==> flow/design.v <==
`timescale 1ns/1ps
`default_nettype none
module adder_1(a, b, c_in, sum, c_out);
input wire a, b, c_in;
output logic sum, c_out;
logic sum0;
logic sum1;
logic carry0;
logic carry1;
always_comb begin
  sum0 = a ^ b;
  sum = sum0 ^ c_in;
  carry0 = a & b;
  carry1 = sum0 & c_in;
  c_out = carry1 | carry0; 
end
endmodule
`timescale 1ns/1ps
`default_nettype none
module eight_input_adder(neighbors, sum);
input  wire [7:0] neighbors;
output logic [3:0] sum;
logic s1, c1, s2, c2, s3, c3, c4, s4, c5, c6;
adder_1 FA1 (.a(neighbors[0]), .b(neighbors[1]), .c_in(neighbors[2]), .sum(s1), .c_out(c1));
adder_1 FA2 (.a(neighbors[3]), .b(neighbors[4]), .c_in(neighbors[5]), .sum(s2), .c_out(c2));
adder_1 FA3 (.a(s1), .b(s2), .c_in(neighbors[6]), .sum(s3), .c_out(c3));
adder_1 HA1 (.a(s3), .b(neighbors[7]), .c_in(1'b0), .sum(sum[0]), .c_out(c4));
adder_1 FA4 (.a(c1), .b(c2), .c_in(c3), .sum(s4), .c_out(c5));
adder_1 HA2 (.a(s4), .b(c4), .c_in(1'b0), .sum(sum[1]), .c_out(c6));
adder_1 HA3 (.a(c5), .b(c6), .c_in(1'b0), .sum(sum[2]), .c_out(sum[3]));
endmodule
module equality_comparator(a, b, out);
input wire [3:0] a;
input wire [3:0] b;
output logic out;
logic [3:0] xor_out;
always_comb begin
    xor_out = a ^ b;
    out = ~xor_out[0] & ~xor_out[1] & ~xor_out[2] & ~xor_out[3];
end
endmodule
`default_nettype none
`timescale 1ns/1ps
module conway_cell(clk, rst, ena, state_0, state_d, state_q, neighbors);
input wire clk;
input wire rst;
input wire ena;
input wire state_0;
output logic state_d;
output logic state_q;
input wire [7:0] neighbors;
logic [3:0] sum;
eight_input_adder eight_input_adder_inst (.neighbors(neighbors), .sum(sum));
logic three_neighbors;
logic two_neighbors;
logic two_or_three_neighbors;
equality_comparator two_neighbors_comparator (.a(sum), .b(4'b0010), .out(two_neighbors));
equality_comparator three_neighbors_comparator (.a(sum), .b(4'b0011), .out(three_neighbors));
always_comb begin
	two_or_three_neighbors = three_neighbors | two_neighbors;
	state_d = (~ state_q & three_neighbors) | (state_q & two_or_three_neighbors);
end
always_ff @(posedge clk) begin : delay
	state_q <= rst ? state_0 : (ena ? state_d : state_q);
end 
endmodule
`default_nettype none  
module main(clk, rst, ena, state_0, cells);
parameter N = 16;  
parameter M = N + 2;  
input wire clk;
input wire rst;
input wire ena;
input wire [N*N-1:0] state_0;
output logic [N*N-1:0] cells;
wire [M*M-1:0] bordered_cells_q;  
wire [M*M-1:0] bordered_cells_d;
logic [M*M-1:0] bordered_cells_0;  
function int cell_index(int i, int j);
  cell_index = M*j + i;
endfunction
generate
  genvar i;
  genvar j;
  for (i = 0; i < M; i = i + 1) begin : cells_x
    for (j = 0; j < M; j = j + 1) begin : cells_y
      if ( (i > 0) && (i < (M-1)) && (j > 0) && (j < (M-1)) ) begin
        assign bordered_cells_0[cell_index(i, j)] = state_0[N*(j-1) + (i-1)];
        conway_cell CELL(
          .clk(clk), .rst(rst), .ena(ena),
          .neighbors({
            bordered_cells_q[cell_index(i-1, j-1)],
            bordered_cells_q[cell_index(i-1, j  )],
            bordered_cells_q[cell_index(i-1, j+1)],
            bordered_cells_q[cell_index(i  , j+1)],
            bordered_cells_q[cell_index(i+1, j+1)],
            bordered_cells_q[cell_index(i+1, j  )],
            bordered_cells_q[cell_index(i+1, j-1)],
            bordered_cells_q[cell_index(i  , j-1)]
          }),
          .state_0(bordered_cells_0[cell_index(i, j)]),
          .state_d(bordered_cells_d[cell_index(i, j)]),
          .state_q(bordered_cells_q[cell_index(i, j)])
        );
      end else begin  
        assign bordered_cells_0[cell_index(i,j)] = 1'b0;
        assign bordered_cells_q[cell_index(i,j)] = bordered_cells_0[cell_index(i,j)];
        assign bordered_cells_d[cell_index(i,j)] = 0;
      end
    end
  end
  for (i = 0; i < N; i = i + 1) begin : unborder
    always_comb begin
        cells[N*(i+1)-1:N*i] = bordered_cells_q[M*(i+2)-2:M*(i+1)+1];
    end
  end
endgenerate
endmodule
`default_nettype wire  
export LEC_CHECK = 0
export CAP_MARGIN = 30
export CORE_MARGIN = 2
export CORE_UTILIZATION = 68
export CTS_CLUSTER_DIAMETER = 30
export CTS_CLUSTER_SIZE = 34
export MAX_ROUTING_LAYER = met4
export MIN_ROUTING_LAYER = met1
export SLEW_MARGIN = 20
create_clock -name core_clock -period 3.24 [get_ports {clk}]
run.sh (not shown) runs the stock make flow with config.mk's settings and CLKGATE_MAP_FILE=.
The first run did not get past 5_1_grt.
Rerun with:
Settings changed: CAP_MARGIN 30 to 20, CORE_UTILIZATION 68 to 45, CTS_CLUSTER_DIAMETER 30 to not set, CTS_CLUSTER_SIZE 34 to not set, MAX_ROUTING_LAYER met4 to not set, MIN_ROUTING_LAYER met1 to not set, PLACE_DENSITY set to 0.6.
Clock period 3.24 ns to 3.66 ns, I/O delays scaled along.
With this change the flow went through all stages and came out clean.
Synthesized area stays the same.
Die size goes up by well over a third.
Synthesized cell count is unchanged.
Rerun with:
Settings changed: CORE_UTILIZATION 45 to 52.
Clock period 3.66 ns to 6.99 ns, I/O delays scaled along.
Outcome: Design area drops by a few percent. Count of clock-buffer cells in the layout climbs by 4. Final cell count drops by a little under a tenth. Synthesized area stays the same. Wire length drops by a few percent. Critical path depth drops by 9. Worst hold slack gains 41 ps. Global-route usage climbs by 2.3 points.
Rerun with:
Settings changed: CORE_UTILIZATION 52 to 70, CTS_CLUSTER_SIZE set to 37, MAX_ROUTING_LAYER set to met4, PLACE_DENSITY 0.6 to not set, SETUP_SLACK_MARGIN set to 0.88.
Clock period 6.99 ns to 3.29 ns, I/O delays scaled along.
What happened: The changed run ended with an error in 5_1_grt; synthesized area stays the same; synthesized cell count is unchanged; die size falls by 25%.

---

Setup of raven:
RTL: the design.v shown in full above, as it stands there.
clock: 3.03 ns
lec_check: 0
abc_area: 1
cap_margin: 20
cell_pad_in_sites_detail_placement: 1
cell_pad_in_sites_global_placement: 1
core_margin: 9
core_utilization: 72
min_routing_layer: met2
setup_slack_margin: 0.71
slew_margin: 20
3_3_place_gp: raven exited with error
diff inputs: raven => onyx
Settings: removing MIN_ROUTING_LAYER (formerly met2); changing CORE_MARGIN from 9 to 2; removing CELL_PAD_IN_SITES_DETAIL_PLACEMENT (formerly 1); removing ABC_AREA (formerly 1); setting PLACE_DENSITY_LB_ADDON to 0.0 for the first time; changing SETUP_SLACK_MARGIN from 0.71 to 0.35; removing CELL_PAD_IN_SITES_GLOBAL_PLACEMENT (formerly 1); changing the clock period (ns, I/O delays scaled along) from 3.03 to 3.96.
--- outcome ---
onyx ended with every stage complete and zero timing, DRC or antenna violations. Relative to raven, the area after synthesis measured on onyx has decreased by a few percent. The die extent in y in onyx sits 6.9% below the value recorded for raven. Comparing raven and onyx, the higher post-synthesis cell count was measured on raven. onyx -> raven: initial standard-cell utilization of the core flat. Simple-gate share of the synthesized area: onyx vs raven down 3.0 points. Net count entering floorplan, raven and onyx, higher one = raven. Comparing number of cells in the yosys synthesis report for raven and onyx, the smaller number came from onyx. Summary of onyx over raven: post-synthesis share of cell area spent on full adders, half adders and majority gates moved up, distinct cell type count of the synthesized netlist moved up, die size moved down, post-synthesis chip area from yosys moved down.
The following lists how pepper was set up differently from onyx:
Settings: SLEW_MARGIN: 20 -> 35; MAX_ROUTING_LAYER: unset -> met4; PLACE_DENSITY_LB_ADDON: 0.0 -> unset; CORE_UTILIZATION: 72 -> 63; SETUP_SLACK_MARGIN: 0.35 -> unset; PLACE_DENSITY: unset -> 0.6; the clock period (ns, I/O delays scaled along): 3.96 -> 3.1.
## What came out
- Going from onyx to pepper, final setup violation count grows by 197.
- Status | pepper and onyx | clean except pepper
- Compared with onyx, in pepper highest achievable clock rate rose by 6.1%; worst reg-to-reg path cell count rose by 2.
- Diff pepper and onyx: core footprint lower in onyx
- Looking only at overall track demand over capacity in global routing, and setting everything else aside, the lower value of pepper and onyx goes to pepper.
- Against onyx, pepper reports a post-CTS resize count that is higher.
The inputs of maple differ from those of pepper as listed below.
Settings: SLEW_MARGIN now 20, was 35; CORE_UTILIZATION now 68, was 63; the clock period (ns, I/O delays scaled along) now 3.22, was 3.1.
## What came out
maple: it failed with a tool error in 5_1_grt, so there are no final results.
Summary of maple over pepper: buffer count from post-CTS setup fixing shows an increase of 55, chip width decreased by 3.7% relative to the old numbers, floorplan core area shrank by 7.5%, CTS buffer count down 1, synthesized area shows no meaningful change.

---

// main: RTL as listed in full above, without the edits since
export LEC_CHECK = 0
export CAP_MARGIN = 0
export CORE_MARGIN = 2
export CORE_UTILIZATION = 72
export CTS_CLUSTER_DIAMETER = 68
export CTS_CLUSTER_SIZE = 34
export MIN_ROUTING_LAYER = met1
export SETUP_SLACK_MARGIN = -0.2
export SLEW_MARGIN = 20
export TNS_END_PERCENT = 5
create_clock -name core_clock -period 3.24 [get_ports {clk}]
The starting point finished with negative setup slack left.
Rerun with:
Settings changed: CAP_MARGIN 0 to 30, CORE_UTILIZATION 72 to 68, MAX_ROUTING_LAYER set to met4, SETUP_SLACK_MARGIN -0.2 to unset, TNS_END_PERCENT 5 to unset.
Effect: The new run aborted during global routing (5_1_grt); die size grows by a few percent; area after synthesis is unchanged; synthesized cell count does not change.
Rerun with:
Settings changed: CAP_MARGIN 30 to 20, CORE_UTILIZATION 68 to 42, CTS_CLUSTER_DIAMETER 68 to unset, CTS_CLUSTER_SIZE 34 to unset, MAX_ROUTING_LAYER met4 to unset, MIN_ROUTING_LAYER met1 to unset, PLACE_DENSITY set to 0.6.
Clock period 3.24 ns to 3.66 ns, I/O delays scaled along.
After rerunning:
- With this change the flow went through all stages and came out clean
- die size goes up by about 60%
- synthesized cell count does not change
- area after synthesis stays the same
